== v10 ==
// cordic_sin_cos
module cordic_sin_cos(clk,rst,target_angle,x_res,y_res);
 input clk,rst;   
 input signed [19:0] target_angle;    
 output reg signed [19:0] x_res;  
 output reg signed [19:0] y_res;  
 wire signed [19:0] x_res_comb;  
 wire signed [19:0] y_res_comb;  
 reg signed [19:0] x [9:0];   
 reg signed [19:0] y [9:0];   
 wire signed[19:0] arc_tan [8:0];   
 reg  signed[19:0] z[8:0];   
 reg  d[8:0];  
 wire signed [19:0] target_angle_conv;   
 wire [2:0] quadrant_loc;  
 assign arc_tan[0] = {{6{1'b0}},10'b0000101101,4'b0000};    
 assign arc_tan[1] = {{6{1'b0}},10'b0000011010,4'b1001};    
 assign arc_tan[2] = {{6{1'b0}},10'b0000001110,4'b0000};    
 assign arc_tan[3] = {{6{1'b0}},10'b0000000111,4'b0010};    
 assign arc_tan[4] = {{6{1'b0}},10'b0000000011,4'b1001};    
 assign arc_tan[5] = {{6{1'b0}},10'b0000000001,4'b1100};    
 assign arc_tan[6] = {{6{1'b0}},10'b0000000000,4'b1110};    
 assign arc_tan[7] = {{6{1'b0}},10'b0000000000,4'b0111};    
 assign arc_tan[8] = {{6{1'b0}},10'b0000000000,4'b0011};    
 get_conv_target_angle conv_angle(.target_angle(target_angle),.target_angle_conv(target_angle_conv),.quadrant_loc(quadrant_loc));
 output_mapping out_map(.x(x[9][19:0]),.y(y[9][19:0]),.quadrant_loc(quadrant_loc),.x_res(x_res_comb),.y_res(y_res_comb));
 always@(posedge clk)
  begin
    if (rst == 0)
       begin
         x_res [19:0]     <= 20'b0;
         y_res [19:0]     <= 20'b0;  
       end 
    else 
       begin
         x_res [19:0] <= x_res_comb;
         y_res [19:0] <= y_res_comb;
       end
  end
 always@(*)
   begin
      x[0] = 20'b00001001101101110001;  
      y[0] = 20'b00000000000000000000;  
      z[0] = target_angle_conv;  
      d[0] = (z[0][19] == 0) ? 1 : 0;   
   end
 always@(*)
   begin
     x[1] = (d[0] == 1) ? (x[0] - y[0]) : (x[0]+y[0]);
     y[1] = (d[0] == 1) ? (y[0] + x[0]) : (y[0]-x[0]);
     z[1] = (d[0] == 1) ? (z[0] - arc_tan[0]) : (z[0]+arc_tan[0]);
     d[1] = (z[1][19] == 0) ? 1 : 0;
  ...
clock: 28.2 ns
lec_check: 0
cap_margin: 40
core_margin: 2
core_utilization: 65
setup_slack_margin: -2.0
slew_margin: 20
tns_end_percent: 5
run.sh (not shown) runs the stock make flow with config.mk's settings and CLKGATE_MAP_FILE=.
v10: it failed with a tool error in global routing (5_1_grt), so there are no final results.
Inputs modified between v10 and v31:
Settings: SETUP_SLACK_MARGIN removed (was -2.0); TNS_END_PERCENT removed (was 5); CAP_MARGIN changed from 40 to 20; CORE_UTILIZATION changed from 65 to 64; the clock period (ns, I/O delays scaled along) changed from 28.2 to 17.5.
Findings:
- In the summary table, v31 is marked failed, with error DPL-0033 raised in detailed placement (3_5_place_dp).
- Reported for v10 and v31, synthesized-area fraction occupied by ao, oa, aoi and oai cells turned out identical to the last digit.
- Changes observed in v31 relative to v10: floorplan core density has decreased, area after synthesis has remained practically unchanged, height of the die has increased.
- Compared with v10, in v31 register share after synthesis shows no meaningful change; number of standard cells after synthesis has remained practically unchanged; die extent in x shows an increase of about 0.8%.
- On die area, v31 does worse than v10.
- Summary of the comparison: core footprint is higher in v31, relative to v10.
Changes in v58 relative to v31:
Settings: swapping 64 for 58 in CORE_UTILIZATION; putting TNS_END_PERCENT at 5 where nothing was set; swapping 17.5 for 28.2 in the clock period (ns, I/O delays scaled along).
Findings:
As the logs show, v58 stopped at global routing (5_1_grt) after a tool error, so it never reached the end of the flow.
As far as yosys cell count goes, v58 and v31 are indistinguishable; the numbers are identical.
Relative to v31, the total number of placement rows of v58 is higher by about 6%.
v58 against v31; die area is up by more than 10%.
Relative to v31, the effective utilization at floorplan of v58 is lower by 6.6 points.
For v33, these inputs were changed with respect to v58:
Settings: CORE_UTILIZATION changed from 58 to 40; TNS_END_PERCENT removed (was 5); the clock period (ns, I/O delays scaled along) changed from 28.2 to 33.7.
[summary]
v33 finished end to end and its layout was clean on timing, DRC and antenna.
v33: weighted congestion reported at the end of routability-driven placement lower than v58
From v58 to v33 the numbers moved as follows: area fraction in compound gates after synthesis shows no meaningful change, post-DP HPWL shows a reduction of about 20%.
Worst slack at placement: higher on v33
v33: die size is about 44% higher than what v58 reported.
v33 vs v58 — area of the core climbed by more than a quarter
Status: total clock buffers created by CTS parity (v33, v58)
Lower count of standard-cell rows among v58 and v33: v58
Looking at post-cts gate resize count, v33 sits below v58.
The inputs of v22 differ from those of v33 as listed below.
Settings: a change of CORE_UTILIZATION from 40 to 63.
--- outcome ---
- Per the comparison of v22 with v33, global-route usage grew by 12 points; synthesized cell count neither gained nor lost much.
- v22 ends up with a final design instance area without fill that is 1.3% lower than in v33.
- In terms of fraction of standard cell area that is sequential, v33 and v22 differ only marginally.
- Max wire length on met2 across v33 and v22: v22
- Note that the total number of vias recorded for v22 amounts to 1.06 times the value seen in v33.
- Of v33 and v22, v33 shows the lower global-route met1 utilization, with v22 above it.
- For height of the die, dividing the value from v33 by the value from v22 gives 1.2.
- v22 vs v33: average via count per standard cell up by more than 10%

## run 1
cordic_sin_cos again, from the RTL that the note above started with.
==> flow/config.mk <==
export PLATFORM = sky130hd
export DESIGN_NAME = cordic_sin_cos
export DESIGN_NICKNAME = cordic_sin_cos
export VERILOG_FILES = /design/flow/design.v
export SDC_FILE = /design/flow/constraint.sdc
export NUM_CORES = 4
export LEC_CHECK = 0
export CAP_MARGIN = 0
export CELL_PAD_IN_SITES_DETAIL_PLACEMENT = 1
export CELL_PAD_IN_SITES_GLOBAL_PLACEMENT = 1
export CORE_MARGIN = 7
export CORE_UTILIZATION = 40
export CTS_CLUSTER_DIAMETER = 319
export GPL_TIMING_DRIVEN = 0
export SLEW_MARGIN = 20
==> flow/constraint.sdc <==
create_clock -name core_clock -period 35.0 [get_ports {clk}]
set_input_delay 7.0000 -clock core_clock [delete_from_list [all_inputs] [get_ports {clk}]]
set_output_delay 7.0000 -clock core_clock [all_outputs]
set_load 0.01 [all_outputs]
Run 1: all stages complete, timing, DRC and antenna checks passed
## Diff of input files: run 2 against run 1
==> flow/config.mk <==
export PLATFORM = sky130hd
export DESIGN_NAME = cordic_sin_cos
export DESIGN_NICKNAME = cordic_sin_cos
export VERILOG_FILES = /design/flow/design.v
export SDC_FILE = /design/flow/constraint.sdc
export NUM_CORES = 4
export LEC_CHECK = 0
export CAP_MARGIN = 20
export CORE_ASPECT_RATIO = 1.94
export CORE_MARGIN = 2
export CORE_UTILIZATION = 64
export CTS_CLUSTER_DIAMETER = 147
export CTS_CLUSTER_SIZE = 100
export SLEW_MARGIN = 20
export TNS_END_PERCENT = 10
==> results <==
Relative to run 1, via density per instance has increased by 0.67 in run 2.
Run 2 vs run 1 — total of buffers placed on input and output ports climbed by a few percent
Diff run 1 -> run 2: cell count lost 9.4%; detailed-router iteration count before antenna repair picked up an extra 1; number of non-clock buffers in the layout lost 40%; timing-limited maximum frequency lost 0.39%.
Setup changes, run 2 to run 3
==> flow/config.mk <==
export PLATFORM = sky130hd
export DESIGN_NAME = cordic_sin_cos
export DESIGN_NICKNAME = cordic_sin_cos
export VERILOG_FILES = /design/flow/design.v
export SDC_FILE = /design/flow/constraint.sdc
export NUM_CORES = 4
export LEC_CHECK = 0
export CAP_MARGIN = 25
export CORE_ASPECT_RATIO = 1.75
export CORE_MARGIN = 2
export CORE_UTILIZATION = 32
export HOLD_SLACK_MARGIN = 0.3
export SETUP_SLACK_MARGIN = -0.85
export SLEW_MARGIN = 10
export TNS_END_PERCENT = 20
## What came out
- Utilization in run 3 is 35 points lower than in run 2
- Diff run 2..run 3 | count of final max-slew check failures | unchanged
- Run 3 vs run 2: via count normalized by instance count down
- Number of nets in the layout delta (run 3 -> run 2): insignificant
- From run 2 to run 3 the numbers moved as follows: max-slew headroom at the worst pin now sits lower, routed wire length now sits at about the same level, met3 global-route usage now sits lower, fraction of the core area occupied by cells at floorplan now sits lower.
- Run 3 and run 2 ended up with nearly the same sequential share of layout area.
- Fmax | run 3 vs run 2 | run 3 slower
- The number of filler cells placed in the layout in run 2 is 0.42 times that in run 3.
- Run 2 reports its first element of the critical path as target_angle[1] while run 3 reports target_angle[6].
#### Input delta (run 4 over run 3)
==> flow/config.mk <==
export PLATFORM = sky130hd
export DESIGN_NAME = cordic_sin_cos
export DESIGN_NICKNAME = cordic_sin_cos
export VERILOG_FILES = /design/flow/design.v
export SDC_FILE = /design/flow/constraint.sdc
export NUM_CORES = 4
export LEC_CHECK = 0
export CAP_MARGIN = 0
export CELL_PAD_IN_SITES_GLOBAL_PLACEMENT = 3
export CORE_MARGIN = 7
export CORE_UTILIZATION = 40
export SLEW_MARGIN = 20
Findings:
No stage failed in run 4, and the final checks on the layout all came back clean. Compared with run 3, run 4 shows die boundary height that has gone down by more than a quarter. Going from run 3 to run 4, cell area after layout shows no meaningful change, pre-placement core utilization shows an increase of 8.3 points.
### run 4 -> run 5
-- flow/config.mk --
<<< run 4, line 7
export LEC_CHECK = 0
export CAP_MARGIN = 0
export CELL_PAD_IN_SITES_GLOBAL_PLACEMENT = 3
export CORE_MARGIN = 7
export CORE_UTILIZATION = 40
export SLEW_MARGIN = 20
>>> run 5, line 7
export LEC_CHECK = 0
export CAP_MARGIN = 0
export CELL_PAD_IN_SITES_DETAIL_PLACEMENT = 1
export CELL_PAD_IN_SITES_GLOBAL_PLACEMENT = 1
export CORE_MARGIN = 7
export CORE_UTILIZATION = 40
export CTS_CLUSTER_DIAMETER = 350
export CTS_CLUSTER_SIZE = 67
export GPL_ROUTABILITY_DRIVEN = 1
export GPL_TIMING_DRIVEN = 0
export SETUP_SLACK_MARGIN = 5.0
export SLEW_MARGIN = 10
==> comparison <==
Diff run 4 -> run 5: cell count +12%; tally of max-capacitance violations roughly the same; worst hold slack after final layout has remained practically unchanged; synthesized instance count closely matched the old numbers; final area went up 0.0083 mm².
Between run 5 and run 4, the register share of the cell area is higher for run 4.
